## run A
Design wrapper, start of the top module:
module wrapper #(
    parameter DATA_WIDTH = 32,
    parameter ADDR_WIDTH = 8,
    parameter RESP_WIDTH = 3
)
(
    input s3_axi_aclk,
    input s3_axi_aresetn,
    input [ADDR_WIDTH-1:0] s3_axi_awaddr,
    input s3_axi_awvalid,
    output wire s3_axi_awready,
    input [DATA_WIDTH-1:0] s3_axi_wdata,
    input [DATA_WIDTH/8:0] s3_axi_wstrb,
    input s3_axi_wvalid,
    output wire s3_axi_wready,
    output wire [RESP_WIDTH - 1:0] s3_axi_bresp,
    output wire s3_axi_bvalid,
    input s3_axi_bready,
    input [ADDR_WIDTH-1:0] s3_axi_araddr,
    input s3_axi_arvalid,
    output wire s3_axi_arready,
    output wire [DATA_WIDTH-1:0] s3_axi_rdata,
    output wire [RESP_WIDTH - 1:0] s3_axi_rresp,
    output wire s3_axi_rvalid,
    input s3_axi_rready
);
wire [ADDR_WIDTH-1:0] connect_slave1_awaddr;
wire connect_slave1_awvalid;
wire connect_slave1_awready;
wire [DATA_WIDTH-1:0] connect_slave1_wdata;
wire [DATA_WIDTH/8:0] connect_slave1_wstrb;
wire connect_slave1_wvalid;
wire connect_slave1_wready;
wire [RESP_WIDTH - 1:0] connect_slave1_bresp;
wire connect_slave1_bvalid;
wire connect_slave1_bready;
wire [ADDR_WIDTH-1:0] connect_slave1_araddr;
wire connect_slave1_arvalid;
wire connect_slave1_arready;
wire [DATA_WIDTH-1:0] connect_slave1_rdata;
wire [RESP_WIDTH - 1:0] connect_slave1_rresp;
wire connect_slave1_rvalid;
wire connect_slave1_rready;
wire [ADDR_WIDTH-1:0] connect_slave2_awaddr;
wire connect_slave2_awvalid;
wire connect_slave2_awready;
wire [DATA_WIDTH-1:0] connect_slave2_wdata;
wire [DATA_WIDTH/8:0] connect_slave2_wstrb;
wire connect_slave2_wvalid;
wire connect_slave2_wready;
wire [RESP_WIDTH - 1:0] connect_slave2_bresp;
wire connect_slave2_bvalid;
wire connect_slave2_bready;
wire [ADDR_WIDTH-1:0] connect_slave2_araddr;
wire connect_slave2_arvalid;
wire connect_slave2_arready;
wire [DATA_WIDTH-1:0] connect_slave2_rdata;
wire [RESP_WIDTH - 1:0] connect_slave2_rresp;
wire connect_slave2_rvalid;
wire connect_slave2_rready;
bus#(
    .DATA_WIDTH(DATA_WIDTH),
    .ADDR_WIDTH(ADDR_WIDTH),
    .RESP_WIDTH(RESP_WIDTH)
) bus_instiate (
    .s0_axi_aclk(s3_axi_aclk),
    .s0_axi_aresetn(s3_axi_aresetn),
  ...
Size: roughly 6500 cells after synthesis, ~650 flip-flops, about 100 I/O pins, ~58000 um2 of cells after synthesis.
Settings: LEC_CHECK=0, ABC_AREA=0, CAP_MARGIN=20, CORE_MARGIN=2, CORE_UTILIZATION=72, CTS_CLUSTER_DIAMETER=332, CTS_CLUSTER_SIZE=21, GPL_TIMING_DRIVEN=1, MAX_ROUTING_LAYER=met5, PLACE_DENSITY_LB_ADDON=0.0, SETUP_SLACK_MARGIN=0.88, SLEW_MARGIN=20; clock period 8.31 ns.
run.sh (not shown) runs the stock make flow with config.mk's settings and CLKGATE_MAP_FILE=.
Run A: flow completed, timing, DRC and antenna clean
diff inputs: run A => run B
- CTS_CLUSTER_SIZE no longer set, was 21
- SETUP_SLACK_MARGIN no longer set, was 0.88
- ABC_AREA no longer set, was 0
- PLACE_DENSITY_LB_ADDON no longer set, was 0.0
- CORE_UTILIZATION now 40, was 72
- GPL_TIMING_DRIVEN no longer set, was 1
- MAX_ROUTING_LAYER no longer set, was met5
- CTS_CLUSTER_DIAMETER no longer set, was 332
- the clock period (ns, I/O delays scaled along) now 10.0, was 8.31
==> results <==
- Min number of global-route vias before repair across run B and run A: run B
- Going from run A to run B, peak supply drop shrank by more than a quarter.
- Run A: PASS, flow complete, no timing, DRC or antenna violations
- Run B did not stop at any stage, and its layout met the timing, design-rule and antenna checks.
- For run B, the uppermost metal layer occupied by signal nets was met4, unlike run A, where it was met5.
- Final design instance area without fill (run B over run A): decrease, 2.5%
- Run A has a lower maximum number of pins on one net before global-route repair than run B.
- Combinational power share: run B vs run A down 0.4 points
- From run A to run B the numbers moved as follows: clock skew after layout dropped 0.040 ns; combinational cell area excluding buffers and inverters dropped 2.3%; time the final worst path needs with I/O delays and setup climbed 1.07 ns; net switching power figure dropped 0.93%; share of the clock period used by the worst path dropped 5.9 points.
The following lists how run C was set up differently from run B:
- CORE_UTILIZATION changed from 40 to 72
- PLACE_DENSITY_LB_ADDON newly set to 0.0
- the clock period (ns, I/O delays scaled along) changed from 10.0 to 7.71
Findings:
Run C: all stages done; final checks FAILED (negative setup slack).
Re sequential share of cell area: run C is 0.88 points down on run B.
Against run B, run C comes in 2.25 ns lower on required time of the critical path.
Run C: final design area excluding fillers is about 4.7% higher than what run B reported.
[compare] base=run B new=run C: final weighted congestion of routability-driven global placement rose by about 5.5%; post-detailed-route via-to-cell ratio rose by 15%; global-route usage rose by 17 points.
Sequential group power on run C is up relative to run B.
Run C: non-clock buffer count higher than run B
Re width of the die: run C and run B aren't equal, and the lower value belongs to run C.
Between run C and run B, the difference in hold slack is negligible.
From run C to run B, count of maximum capacitance violations did not move at all.
Input-level comparison between run D and run C:
- removing PLACE_DENSITY_LB_ADDON (formerly 0.0)
- changing CORE_UTILIZATION from 72 to 40
- changing the clock period (ns, I/O delays scaled along) from 7.71 to 9.39
Notes after the runs:
Between run D and run C, it is run D whose share of the clock period used by the worst path after layout is lower, by 8.3 points.
What run C reported for internal power of the cells has to be multiplied by 0.822 to get the figure for run D.
STATUS clock tree skew after final layout: run D wins against run C
In summary, run D completed successfully, with a layout that passed the timing, design-rule and antenna checks.
Run C has a higher sequential group power than run D.
Cell area | run D vs run C | run D smaller
Summary: with run C as the reference, global-route wire length before repair in run D moved down by a few percent.
Taking run C as the reference, in run D clock buffer count from CTS went down, share of power burned in combinational logic did not really move, power in combinational cells went down.
Vias: run D fewer than run C
Changes in run E relative to run D:
- an added ABC_AREA of 1
- an added SETUP_SLACK_MARGIN of -0.5
- a change of CORE_UTILIZATION from 40 to 66
- a change of the clock period (ns, I/O delays scaled along) from 9.39 to 7.45
==> results <==
The layout from run E, despite a flow that completed every stage, fails the layout checks, with the failing checks listed as negative setup slack. The portion of total power attributed to the clock network of run D and that of run E are within noise of each other. The top fanout value on the critical path of run E falls short of that of run D by 26. Summary of the comparison: post-placement setup slack is lower in run E, relative to run D. Re number of placed instances with taps included: run E is 909 up on run D.
Input-level comparison between run F and run E:
- clearing ABC_AREA, which used to be 1
- swapping 66 for 13 in CORE_UTILIZATION
- clearing SETUP_SLACK_MARGIN, which used to be -0.5
- swapping 7.45 for 10.0 in the clock period (ns, I/O delays scaled along)
## What came out
Run F was carried through to the last stage, and its layout satisfied the timing, design-rule and antenna checks. Compared with run E, via count in run F decreased by more than 10%. Re register area share after synthesis: run E was lower than run F. Re data required time at the worst endpoint: run F and run E aren't equal, and the higher value belongs to run F. Going from run E to run F, the total instance count after detailed placement was found to have gone up by about 34%. Compared to run E, run F leaves more free space in the core. Routed length per instance, run F vs run E: down by more than 10%. Run F vs. run E: share of power burned in combinational logic held steady, worst reg-to-reg setup slack grew by 1.16 ns, die height grew by about 120%, number of max-cap violations held steady.


Starting RTL as in the previous note.
clock: 6.5 ns
lec_check: 0
cap_margin: 5
core_margin: 2
core_utilization: 72
cts_cluster_size: 57
max_routing_layer: met4
place_density_lb_addon: 0.0
setup_slack_margin: 1.9
slew_margin: 20
The starting point ran to the end with violations: setup timing.
==> next run, changes <==
Settings changed: CAP_MARGIN 5 to 20, CORE_UTILIZATION 72 to 40, CTS_CLUSTER_SIZE 57 to default, MAX_ROUTING_LAYER met4 to default, PLACE_DENSITY_LB_ADDON 0.0 to default, SETUP_SLACK_MARGIN 1.9 to default.
Clock period 6.5 ns to 7.78 ns, I/O delays scaled along.
The new run ran to the end with violations: setup timing.
Clock skew is lower by 0.019 ns.
Via count is lower by about 9%.
Routed wire length is lower by about 12%.
Total power is lower by about 17%.
Sequential power is lower by about 16%.
Utilization is lower by 41 points.
Setup slack gets better by 1.2 ns.
Synthesized cell count does not change.
Worst hold slack stays flat.
Global-route usage is lower by 21 points.
Sequential share of layout area is higher by 0.49 points.
==> next run, changes <==
Settings changed: CORE_UTILIZATION 40 to 66, SETUP_SLACK_MARGIN from default to 1.25.
Clock period 7.78 ns to 8.68 ns, I/O delays scaled along.
Result:
- With this change the flow finished clean
- sequential share of layout area climbs by 0.63 points
- clock skew is higher by 0.022 ns
- non-clock buffer count goes down by 221
- critical path depth came out higher by 3
==> next run, changes <==
Settings changed: CORE_UTILIZATION 66 to 72, PLACE_DENSITY_LB_ADDON from default to 0.0, SETUP_SLACK_MARGIN 1.25 to default.
Clock period 8.68 ns to 7.62 ns, I/O delays scaled along.
What happened: This time the run ran to the end with violations: setup timing; cell area went up by 0.41%; wire length went down by 5.1%; via count went up by 1.7%; maximum frequency went down by 0.44%; final cell count went up by 0.90%.
==> next run, changes <==
Settings changed: CORE_UTILIZATION 72 to 59, PLACE_DENSITY_LB_ADDON 0.0 to default.
Clock period 7.62 ns to 5.22 ns, I/O delays scaled along.
What happened:
- The changed run reached the layout checks and failed them: setup timing
- synthesized area is unchanged
- final cell count rises by 5.3%
- routed wire length rises by 6.6%
- clock skew falls by 0.021 ns
- global-route usage falls by 4.6 points
- core utilization falls by 11 points
- first-iteration DRC count falls by 14%
- total power rises by 50%


Setup of run 1:
Starting RTL as in the previous note.
Settings: LEC_CHECK=0, ABC_AREA=1, CAP_MARGIN=5, CORE_MARGIN=2, CORE_UTILIZATION=72, CTS_CLUSTER_DIAMETER=333, CTS_CLUSTER_SIZE=25, GPL_TIMING_DRIVEN=1, MAX_ROUTING_LAYER=met5, PLACE_DENSITY_LB_ADDON=0.19, SETUP_SLACK_MARGIN=-0.36, SLEW_MARGIN=20; clock period 13.1 ns.
The flow did not stop early for run 1: all stages ran, and the layout cleared the timing, design-rule and antenna checks.
Here is what was changed in the inputs of run 2 compared with run 1.
Settings: changing PLACE_DENSITY_LB_ADDON from 0.19 to 0.0; removing GPL_TIMING_DRIVEN (formerly 1); removing MAX_ROUTING_LAYER (formerly met5); changing SETUP_SLACK_MARGIN from -0.36 to -0.49; changing CTS_CLUSTER_SIZE from 25 to 57; removing ABC_AREA (formerly 1); removing CTS_CLUSTER_DIAMETER (formerly 333); changing the clock period (ns, I/O delays scaled along) from 13.1 to 6.5.
Findings:
- Run 1 fits on a die that is larger than the die of run 2.
- In the metrics for run 1 and run 2, the one carrying the higher global-route usage is run 2.
- Going from run 1 to run 2, logic share of the area went down; register share after synthesis went up by 0.74 points; routed wire length went up by 12000 microns; peak per-stage delay on the critical path has decreased; area taken by flip-flops and latches shows an increase of about 0.8%.
- Completing all stages was not enough for run 2: its layout failed the final checks because of negative setup slack.
- Taking run 1 as the reference, in run 2 mean area per synthesized cell rose by about 18%; non-clock buffer instance count of the final layout grew by about 300%; starting utilization of the core area now larger; worst setup slack after layout fell by 6270 ps.
#### Input delta (run 3 over run 2)
Settings: a deleted PLACE_DENSITY_LB_ADDON that had been 0.0; a change of CORE_UTILIZATION from 72 to 66; a change of CAP_MARGIN from 5 to 20; a deleted SETUP_SLACK_MARGIN that had been -0.49; a deleted CTS_CLUSTER_SIZE that had been 57; a change of the clock period (ns, I/O delays scaled along) from 6.5 to 7.52.
==> comparison <==
Max non-clock buffer count across run 2 and run 3: run 2
Total length of routed met3 wires (higher): run 2
The flow completed for run 3, but it is not clean: the layout still shows negative setup slack.
Going from run 2 to run 3, full die area grew by a little under 10%.
Modified inputs, run 4 compared to run 3
Settings: CORE_UTILIZATION: 66 -> 61; the clock period (ns, I/O delays scaled along): 7.52 -> 7.3.
==> results <==
FAIL for each of run 4 and run 3. Run 4 finished all stages; however, its layout fails the closing checks, the failures being negative setup slack. Comparing count of inserted tapcells for run 4 and run 3, the bigger number came from run 4. Power share of the clock group was higher in run 4 than in run 3. From run 3 to run 4 the numbers moved as follows: final total power now larger, final instance count without filler cells moved up, least setup slack across all paths after layout went down 290 ps, routed wire length on met3 decreased about 14%.
Changes in run 5 relative to run 4:
Settings: CTS_CLUSTER_DIAMETER: unset -> 236; TNS_END_PERCENT: unset -> 45; CORE_UTILIZATION: 61 -> 40; the clock period (ns, I/O delays scaled along): 7.3 -> 10.0.
### Flow results
- Diff run 4 -> run 5 | pin count of the biggest net entering global routing | up by more than 10%
- Run 5 did not stop at any stage, and its layout met the timing, design-rule and antenna checks.
- Row count came out higher on run 5 than on run 4.
- Summary of run 5 over run 4: final estimated routing congestion in global placement lower; combinational cell fraction of total power roughly the same.
Setup changes, run 5 to run 6
Settings: TNS_END_PERCENT: 45 -> 5; SETUP_SLACK_MARGIN: unset -> -0.5; CTS_CLUSTER_DIAMETER: 236 -> unset; ABC_AREA: unset -> 0; CORE_UTILIZATION: 40 -> 66; the clock period (ns, I/O delays scaled along): 10.0 -> 6.2.
==> results <==
- Run 5: flow completed, timing, DRC and antenna clean
- The layout from run 6, despite a flow that completed every stage, fails the layout checks, with the failing checks listed as negative setup slack.
- First-pass GRT wire length on run 6 is behind run 5.
- In the reports for run 6 and run 5, the larger time the worst path needs with I/O delays and setup belongs to run 5.
- Of run 6 and run 5, the lower overall track demand over capacity in global routing belongs to run 5.
- Going from run 5 to run 6, the total of endpoints with negative setup slack in the final report was found to have gone up by 74.


build 9:
wrapper again, from the RTL that the note above started with.
==> flow/design.v (excerpt) <==
module wrapper #(
    parameter DATA_WIDTH = 32,
    parameter ADDR_WIDTH = 8,
    parameter RESP_WIDTH = 3
)
(
    input s3_axi_aclk,
    input s3_axi_aresetn,
    input [ADDR_WIDTH-1:0] s3_axi_awaddr,
    input s3_axi_awvalid,
    output wire s3_axi_awready,
    input [DATA_WIDTH-1:0] s3_axi_wdata,
    input [DATA_WIDTH/8:0] s3_axi_wstrb,
    input s3_axi_wvalid,
    output wire s3_axi_wready,
    output wire [RESP_WIDTH - 1:0] s3_axi_bresp,
    output wire s3_axi_bvalid,
    input s3_axi_bready,
    input [ADDR_WIDTH-1:0] s3_axi_araddr,
    input s3_axi_arvalid,
    output wire s3_axi_arready,
    output wire [DATA_WIDTH-1:0] s3_axi_rdata,
    output wire [RESP_WIDTH - 1:0] s3_axi_rresp,
    output wire s3_axi_rvalid,
    input s3_axi_rready
);
clock: 6.54 ns
lec_check: 0
abc_area: 0
cap_margin: 20
core_margin: 2
core_utilization: 72
cts_cluster_diameter: 332
cts_cluster_size: 21
gpl_timing_driven: 1
max_routing_layer: met5
place_density_lb_addon: 0.0
setup_slack_margin: -0.53
slew_margin: 20
In build 9 the implementation ran to completion but is not tape-out ready, as the final checks report setup timing.
Here is what was changed in the inputs of build 4 compared with build 9.
# build 9
export LEC_CHECK = 0
export ABC_AREA = 0
export CAP_MARGIN = 20
export CORE_MARGIN = 2
export CORE_UTILIZATION = 72
export CTS_CLUSTER_DIAMETER = 332
export CTS_CLUSTER_SIZE = 21
export GPL_TIMING_DRIVEN = 1
export MAX_ROUTING_LAYER = met5
export PLACE_DENSITY_LB_ADDON = 0.0
export SETUP_SLACK_MARGIN = -0.53
export SLEW_MARGIN = 20
create_clock -name core_clock -period 6.54 [get_ports {s3_axi_aclk}]
# build 4
export LEC_CHECK = 0
export CAP_MARGIN = 20
export CORE_MARGIN = 2
export CORE_UTILIZATION = 72
export CTS_CLUSTER_SIZE = 57
export PLACE_DENSITY_LB_ADDON = 0.0
export SLEW_MARGIN = 20
create_clock -name core_clock -period 7.52 [get_ports {s3_axi_aclk}]
Results
In build 4 the implementation completed, yet the final layout does not meet the checks, the culprit being setup timing. Going from build 9 to build 4, the final net count was found to have gone down by about 1.6%. When build 4 is measured against build 9, its weighted congestion at the end of routability-driven global placement turns out about 1.9% lower. On final hold slack: between build 9 and build 4, it ends up higher for build 4.
#### Input delta (build 92 over build 4)
# build 4
export LEC_CHECK = 0
export CAP_MARGIN = 20
export CORE_MARGIN = 2
export CORE_UTILIZATION = 72
export CTS_CLUSTER_SIZE = 57
export PLACE_DENSITY_LB_ADDON = 0.0
export SLEW_MARGIN = 20
create_clock -name core_clock -period 7.52 [get_ports {s3_axi_aclk}]
# build 92
export LEC_CHECK = 0
export CAP_MARGIN = 20
export CORE_MARGIN = 2
export CORE_UTILIZATION = 72
export CTS_CLUSTER_SIZE = 59
export MAX_ROUTING_LAYER = met4
export PLACE_DENSITY_LB_ADDON = 0.0
export SETUP_SLACK_MARGIN = 2.18
export SLEW_MARGIN = 20
create_clock -name core_clock -period 7.62 [get_ports {s3_axi_aclk}]
==> results <==
Build 92 reports its top power group as sequential cells while build 4 reports clock. Worst slack after detailed placement ends up lower on build 4. Final checks on build 92, whose flow otherwise completed, came back failing, citing setup timing. In build 4 the implementation completed, yet the final layout does not meet the checks, the culprit being setup timing. Compared with build 4, build 92 shows routed metal-1 wire length that has gone up slightly. Between build 92 and build 4, it is build 92 whose ratio of final minimum period to clock period is higher, by 0.90 points. Per the comparison of build 92 with build 4, fraction of power consumed by sequential logic went up, final antenna diode count went up. Final total power (build 92 over build 4): decrease, 0.16 mW.
> inputs changed (build 92 -> build 29)
# build 92
export LEC_CHECK = 0
export CAP_MARGIN = 20
export CORE_MARGIN = 2
export CORE_UTILIZATION = 72
export CTS_CLUSTER_SIZE = 59
export MAX_ROUTING_LAYER = met4
export PLACE_DENSITY_LB_ADDON = 0.0
export SETUP_SLACK_MARGIN = 2.18
export SLEW_MARGIN = 20
create_clock -name core_clock -period 7.62 [get_ports {s3_axi_aclk}]
# build 29
export LEC_CHECK = 0
export CAP_MARGIN = 20
export CORE_MARGIN = 2
export CORE_UTILIZATION = 72
export CTS_CLUSTER_SIZE = 72
export PLACE_DENSITY_LB_ADDON = 0.0
export SLEW_MARGIN = 20
create_clock -name core_clock -period 7.41 [get_ports {s3_axi_aclk}]
==> comparison <==
- Although it ran to completion, build 29 produced a layout that fails the final checks because of setup timing.
- In the metrics for build 29 and build 92, the one carrying the higher wire length of the first global-routing pass is build 29.
- [diff] max-slew headroom at the worst pin, build 29 relative to build 92: regression
- Summary of build 29 over build 92: path length in cells of the critical path decreased by 1 relative to the old numbers, final weighted congestion in routability-driven placement decreased by 0.014 relative to the old numbers, post-CTS repair timing setup buffer count increased by 26 relative to the old numbers, cell area after layout increased by 0.59% relative to the old numbers.
Input-level comparison between build 44 and build 29:
# build 29
export LEC_CHECK = 0
export CAP_MARGIN = 20
export CORE_MARGIN = 2
export CORE_UTILIZATION = 72
export CTS_CLUSTER_SIZE = 72
export PLACE_DENSITY_LB_ADDON = 0.0
export SLEW_MARGIN = 20
create_clock -name core_clock -period 7.41 [get_ports {s3_axi_aclk}]
# build 44
export LEC_CHECK = 0
export CAP_MARGIN = 20
export CORE_MARGIN = 2
export CORE_UTILIZATION = 72
export CTS_CLUSTER_DIAMETER = 335
export CTS_CLUSTER_SIZE = 15
export PLACE_DENSITY_LB_ADDON = 0.0
export SETUP_SLACK_MARGIN = -0.39
export SLEW_MARGIN = 20
create_clock -name core_clock -period 7.17 [get_ports {s3_axi_aclk}]
Notes after the runs:
Layout checks on build 44: not met. Flow itself completed; violations: setup timing. The met2 layer wire length in the routed design number comes out higher for build 29 vs build 44. Re fraction of area in registers: build 29 and build 44 aren't equal, and the higher value belongs to build 44. Compared with build 29, build 44 shows a lower power spent charging and discharging nets. Final period utilization: build 29 and build 44 compared, higher one is build 29. Of build 29 and build 44, the run reporting the lower power was build 44. Diff build 44..build 29 | complex-gate fraction of the synthesized area | unchanged. Summary: with build 29 as the reference, filler cell count in build 44 moved up by more than 10%. Per the comparison of build 44 with build 29, cell internal power dissipation fell 0.76 mW; post-placement worst setup slack fell 0.31 ns; part of the power in the clock network fell 9.9 points; cell count fell about 1.6%.
Setup changes, build 44 to build 72
# build 44
export LEC_CHECK = 0
export CAP_MARGIN = 20
export CORE_MARGIN = 2
export CORE_UTILIZATION = 72
export CTS_CLUSTER_DIAMETER = 335
export CTS_CLUSTER_SIZE = 15
export PLACE_DENSITY_LB_ADDON = 0.0
export SETUP_SLACK_MARGIN = -0.39
export SLEW_MARGIN = 20
create_clock -name core_clock -period 7.17 [get_ports {s3_axi_aclk}]
# build 72
export LEC_CHECK = 0
export CAP_MARGIN = 20
export CORE_MARGIN = 2
export CORE_UTILIZATION = 72
export CTS_CLUSTER_SIZE = 74
export MAX_ROUTING_LAYER = met4
export PLACE_DENSITY_LB_ADDON = 0.0
export SETUP_SLACK_MARGIN = 2.22
export SLEW_MARGIN = 20
create_clock -name core_clock -period 7.71 [get_ports {s3_axi_aclk}]
Notes after the runs:
Final checks on build 72, whose flow otherwise completed, came back failing, citing setup timing. Changes observed in build 72 relative to build 44: power after layout up 10%; peak ir drop on the vdd network rose about 12%; met3 global-route usage shows no meaningful change. Comparing build 44 and build 72, the lower combinational share of power was measured on build 72. Comparing build 44 and build 72, the lower pre-CTS setup slack was measured on build 44. Compared with build 44, build 72 shows a higher number of buffer and inverter instances along the worst setup path. Delta(clock skew, build 72 - build 44) < 0. Via count in build 72 is 2.5% above build 44. Build 44 → build 72: count of clock buffers in the final design increased 43, final area moved up. Launching instance or port of the critical path = multiplier_instiate.operandA[13]$_SDFFE_PN0P_: build 72; launching instance or port of the critical path = multiplier_instiate.operandA[21]$_SDFFE_PN0P_: build 44.
Power and IR drop assume default switching activity.
